Design ftdi_bridge, start of the top module:
module ftdi_bridge
#(
     parameter MODE             = "SYNC"
    ,parameter CLK_DIV          = 2
    ,parameter GP_OUTPUTS       = 32
    ,parameter GP_INPUTS        = 32
    ,parameter GPIO_ADDRESS     = 32'hf0000000
    ,parameter GP_IN_EVENT_MASK = 0
    ,parameter AXI_ID           = 0
)
(
     input           clk_i
    ,input           rst_i
    ,input           ftdi_rxf_i
    ,input           ftdi_txe_i
    ,input  [  7:0]  ftdi_data_in_i
    ,input           mem_awready_i
    ,input           mem_wready_i
    ,input           mem_bvalid_i
    ,input  [  1:0]  mem_bresp_i
    ,input  [  3:0]  mem_bid_i
    ,input           mem_arready_i
    ,input           mem_rvalid_i
    ,input  [ 31:0]  mem_rdata_i
    ,input  [  1:0]  mem_rresp_i
    ,input  [  3:0]  mem_rid_i
    ,input           mem_rlast_i
    ,input  [ 31:0]  gp_inputs_i
    ,output          ftdi_siwua_o
    ,output          ftdi_wrn_o
    ,output          ftdi_rdn_o
    ,output          ftdi_oen_o
    ,output [  7:0]  ftdi_data_out_o
    ,output          mem_awvalid_o
    ,output [ 31:0]  mem_awaddr_o
    ,output [  3:0]  mem_awid_o
    ,output [  7:0]  mem_awlen_o
    ,output [  1:0]  mem_awburst_o
    ,output          mem_wvalid_o
    ,output [ 31:0]  mem_wdata_o
    ,output [  3:0]  mem_wstrb_o
    ,output          mem_wlast_o
    ,output          mem_bready_o
    ,output          mem_arvalid_o
    ,output [ 31:0]  mem_araddr_o
    ,output [  3:0]  mem_arid_o
    ,output [  7:0]  mem_arlen_o
    ,output [  1:0]  mem_arburst_o
    ,output          mem_rready_o
    ,output [ 31:0]  gp_outputs_o
);
localparam CMD_NOP          = 4'd0;
localparam CMD_WR           = 4'd1;
localparam CMD_RD           = 4'd2;
localparam CMD_GP_WR        = 4'd3;
localparam CMD_GP_RD        = 4'd4;
localparam CMD_GP_RD_CLR    = 4'd5;
localparam CMD_STREAM_ON    = 4'd6;
localparam CMD_STREAM_OFF   = 4'd7;
localparam LEN_W            = 12;
localparam DATA_W           = 8;
localparam STATE_W          = 4;
localparam STATE_IDLE       = 4'd0;
localparam STATE_CMD        = 4'd1;
localparam STATE_LEN        = 4'd2;
localparam STATE_ADDR0      = 4'd3;
  ...
Size: roughly 3,700 cells after synthesis, about 1,200 flip-flops, ~270 I/O pins, roughly 51,000 um^2 of cells after synthesis.
==> flow/config.mk <==
export PLATFORM = sky130hd
export DESIGN_NAME = ftdi_bridge
export DESIGN_NICKNAME = ftdi_bridge
export VERILOG_FILES = /design/flow/design.v
export SDC_FILE = /design/flow/constraint.sdc
export NUM_CORES = 4
export LEC_CHECK = 0
export CAP_MARGIN = 5
export CORE_MARGIN = 2
export CORE_UTILIZATION = 72
export CTS_CLUSTER_DIAMETER = 318
export PLACE_DENSITY = 0.67
export SETUP_SLACK_MARGIN = 1.0
export SLEW_MARGIN = 20
==> flow/constraint.sdc <==
create_clock -name core_clock -period 7.25 [get_ports {clk_i}]
set_input_delay 1.4500 -clock core_clock [delete_from_list [all_inputs] [get_ports {clk_i}]]
set_output_delay 1.4500 -clock core_clock [all_outputs]
set_load 0.01 [all_outputs]
run.sh (not shown) runs the stock make flow with config.mk's settings and CLKGATE_MAP_FILE=.
Next try:
CAP_MARGIN = 20   (was 5)
CORE_UTILIZATION = 70   (was 72)
CTS_CLUSTER_DIAMETER = unset   (was 318)
CTS_CLUSTER_SIZE = 32   (was unset)
PLACE_DENSITY = unset   (was 0.67)
SETUP_SLACK_MARGIN = unset   (was 1.0)
clock period = 3.02 ns   (was 7.25 ns; I/O delays follow)
What happened: With this change the flow aborted during 5_1_grt. Synthesized area stays the same. Die size is higher by a few percent. Synthesized cell count is unchanged.
Next try:
CAP_MARGIN = 5   (was 20)
CELL_PAD_IN_SITES_DETAIL_PLACEMENT = 0   (was unset)
CELL_PAD_IN_SITES_GLOBAL_PLACEMENT = 0   (was unset)
CORE_UTILIZATION = 67   (was 70)
CTS_CLUSTER_SIZE = 95   (was 32)
MAX_ROUTING_LAYER = met5   (was unset)
SETUP_SLACK_MARGIN = 0.71   (was unset)
Effect:
- The new run died in 5_1_grt, error ODB-0269
- synthesized cell count is unchanged
- synthesized area is unchanged
- die size came out higher by a few percent
Next try:
CORE_UTILIZATION = 72   (was 67)
SETUP_SLACK_MARGIN = 0.17   (was 0.71)
clock period = 2.11 ns   (was 3.02 ns; I/O delays follow)
Effect: Now the flow stopped in 4_1_cts on DPL-0033; die area fell by a few percent; synthesized area does not change; synthesized cell count stays the same.
Next try:
CELL_PAD_IN_SITES_GLOBAL_PLACEMENT = 1   (was 0)
CORE_MARGIN = 5   (was 2)
CORE_UTILIZATION = 60   (was 72)
SETUP_SLACK_MARGIN = 0.71   (was 0.17)
clock period = 3.02 ns   (was 2.11 ns; I/O delays follow)
Effect: Now the flow finished but fails on setup timing. Area after synthesis stays the same. Synthesized cell count does not change. Die size rises by about 25%.


Starting RTL as in the previous note.
clock: 1.71 ns
lec_check: 0
cap_margin: 5
cell_pad_in_sites_detail_placement: 0
cell_pad_in_sites_global_placement: 0
core_margin: 2
core_utilization: 72
cts_cluster_diameter: 96
cts_cluster_size: 95
max_routing_layer: met5
place_density_lb_addon: 0.05
setup_slack_margin: 0.51
slew_margin: 20
The first run did not get past global routing on GRT-0232.
Then changed:
- CAP_MARGIN: 5 -> 20
- CELL_PAD_IN_SITES_DETAIL_PLACEMENT: 0 -> default
- CELL_PAD_IN_SITES_GLOBAL_PLACEMENT: 0 -> default
- CORE_UTILIZATION: 72 -> 13
- CTS_CLUSTER_DIAMETER: 96 -> default
- CTS_CLUSTER_SIZE: 95 -> default
- MAX_ROUTING_LAYER: met5 -> default
- PLACE_DENSITY_LB_ADDON: 0.05 -> default
- SETUP_SLACK_MARGIN: 0.51 -> default
- clock period: 1.71 -> 12.0 ns (I/O delays scaled with it)
After rerunning: The new run ran to the end with no violations. Synthesized area stays the same. Synthesized cell count does not change. Die size went up to 5.4 times its value.


ftdi_bridge again, from the RTL that the note above started with.
// ftdi_bridge
module ftdi_bridge
#(
     parameter MODE             = "SYNC"
    ,parameter CLK_DIV          = 2
    ,parameter GP_OUTPUTS       = 32
    ,parameter GP_INPUTS        = 32
    ,parameter GPIO_ADDRESS     = 32'hf0000000
    ,parameter GP_IN_EVENT_MASK = 0
    ,parameter AXI_ID           = 0
)
(
     input           clk_i
    ,input           rst_i
    ,input           ftdi_rxf_i
    ,input           ftdi_txe_i
    ,input  [  7:0]  ftdi_data_in_i
    ,input           mem_awready_i
    ,input           mem_wready_i
    ,input           mem_bvalid_i
    ,input  [  1:0]  mem_bresp_i
    ,input  [  3:0]  mem_bid_i
    ,input           mem_arready_i
    ,input           mem_rvalid_i
    ,input  [ 31:0]  mem_rdata_i
    ,input  [  1:0]  mem_rresp_i
    ,input  [  3:0]  mem_rid_i
    ,input           mem_rlast_i
    ,input  [ 31:0]  gp_inputs_i
    ,output          ftdi_siwua_o
    ,output          ftdi_wrn_o
    ,output          ftdi_rdn_o
    ,output          ftdi_oen_o
    ,output [  7:0]  ftdi_data_out_o
    ,output          mem_awvalid_o
    ,output [ 31:0]  mem_awaddr_o
    ,output [  3:0]  mem_awid_o
    ,output [  7:0]  mem_awlen_o
    ,output [  1:0]  mem_awburst_o
    ,output          mem_wvalid_o
    ,output [ 31:0]  mem_wdata_o
    ,output [  3:0]  mem_wstrb_o
    ,output          mem_wlast_o
    ,output          mem_bready_o
    ,output          mem_arvalid_o
    ,output [ 31:0]  mem_araddr_o
    ,output [  3:0]  mem_arid_o
    ,output [  7:0]  mem_arlen_o
    ,output [  1:0]  mem_arburst_o
    ,output          mem_rready_o
    ,output [ 31:0]  gp_outputs_o
);
Settings: LEC_CHECK=0, CAP_MARGIN=20, CORE_MARGIN=2, CORE_UTILIZATION=72, CTS_CLUSTER_DIAMETER=100, PLACE_DENSITY=0.35, SLEW_MARGIN=20; clock period 7.25 ns.
The baseline ran to the end with violations: max-capacitance violations, max-slew violations.
Rerun with:
- CORE_UTILIZATION: 72 -> 70
- CTS_CLUSTER_DIAMETER: 100 -> unset
- CTS_CLUSTER_SIZE: unset -> 57
- PLACE_DENSITY: 0.35 -> unset
- SETUP_SLACK_MARGIN: unset -> 0.86
- clock period: 7.25 -> 3.02 ns (I/O delays scaled with it)
With this change the flow aborted during 5_1_grt.
Die area grows by 2.8%.
Synthesized cell count does not change.
Area after synthesis stays the same.
Rerun with:
- CORE_UTILIZATION: 70 -> 71
- CTS_CLUSTER_SIZE: 57 -> unset
- SETUP_SLACK_MARGIN: 0.86 -> unset
- clock period: 3.02 -> 5.43 ns (I/O delays scaled with it)
What happened: The new run passed the timing, design-rule and antenna checks. Area after synthesis stays the same. Synthesized cell count is unchanged. Die area goes down by 1.4%.
Rerun with:
- CORE_UTILIZATION: 71 -> 40
Fmax came out higher by a few percent; die size came out higher by well over a third; area after synthesis is unchanged; setup slack gains 320 ps; non-clock buffer count came out higher by 11; core utilization came out lower by 35 points; combinational power came out lower slightly.
Rerun with:
- CORE_UTILIZATION: 40 -> 68
- CTS_CLUSTER_SIZE: unset -> 57
- clock period: 5.43 -> 3.5 ns (I/O delays scaled with it)
After rerunning:
- Now the flow completed, yet does not pass: negative setup slack
- area after synthesis stays the same
- worst setup slack is worse by 870 ps
- global-route usage rises by 22 points
- first-iteration DRC count rises by 32%
- routed wire length rises by 3.7%


ftdi_bridge again, from the RTL that the note above started with.
==> flow/config.mk <==
export PLATFORM = sky130hd
export DESIGN_NAME = ftdi_bridge
export DESIGN_NICKNAME = ftdi_bridge
export VERILOG_FILES = /design/flow/design.v
export SDC_FILE = /design/flow/constraint.sdc
export NUM_CORES = 4
export LEC_CHECK = 0
export ABC_AREA = 1
export CAP_MARGIN = 20
export CELL_PAD_IN_SITES_GLOBAL_PLACEMENT = 3
export CORE_MARGIN = 2
export CORE_UTILIZATION = 46
export MAX_ROUTING_LAYER = met5
export PLACE_DENSITY = 0.4
export SETUP_SLACK_MARGIN = 0.29
export SLEW_MARGIN = 25
export TNS_END_PERCENT = 70
==> flow/constraint.sdc <==
create_clock -name core_clock -period 3.84 [get_ports {clk_i}]
set_input_delay 0.7680 -clock core_clock [delete_from_list [all_inputs] [get_ports {clk_i}]]
set_output_delay 0.7680 -clock core_clock [all_outputs]
set_load 0.01 [all_outputs]
The starting point passed the timing, design-rule and antenna checks.
Rerun with:
ABC_AREA = unset   (was 1)
CELL_PAD_IN_SITES_GLOBAL_PLACEMENT = unset   (was 3)
CORE_UTILIZATION = 60   (was 46)
MAX_ROUTING_LAYER = unset   (was met5)
PLACE_DENSITY = unset   (was 0.4)
SETUP_SLACK_MARGIN = unset   (was 0.29)
SLEW_MARGIN = 20   (was 25)
TNS_END_PERCENT = unset   (was 70)
clock period = 4.42 ns   (was 3.84 ns; I/O delays follow)
The new run completed with no timing, DRC or antenna violations.
Non-clock buffer count is lower by 61.
Clock power went down by about a fifth.
Fmax is lower by about a fifth.
Worst setup slack loses 0.27 ns.
Critical path depth shrinks by 7.
Global-route usage grows by 8.9 points.
Die area falls by a quarter to a third.
Utilization is higher by 15 points.
Worst hold slack improved by 0.13 ns.
Rerun with:
CORE_ASPECT_RATIO = 1.71   (was unset)
CORE_UTILIZATION = 40   (was 60)
SETUP_SLACK_MARGIN = -0.88   (was unset)
clock period = 10.0 ns   (was 4.42 ns; I/O delays follow)
Outcome:
- global-route usage falls by 11 points
- clock-buffer cell count falls by 24
- first-iteration DRC count falls by about 23%
Rerun with:
CORE_ASPECT_RATIO = unset   (was 1.71)
CORE_UTILIZATION = 63   (was 40)
SETUP_SLACK_MARGIN = unset   (was -0.88)
clock period = 5.05 ns   (was 10.0 ns; I/O delays follow)
After rerunning: Wire length goes down by 12%. Die size went down by 36%. Final cell count drops by 9.4%. Combinational power climbs by 88%. Flip-flop count is unchanged. Cell area hardly moves. Clock skew is higher by 0.012 ns. Synthesized cell count stays the same. Non-clock buffer count is higher by 25. Clock-buffer cell count goes up by 6. Via count is higher by 3.1%.
Power is estimated from default activity; no workload was simulated.
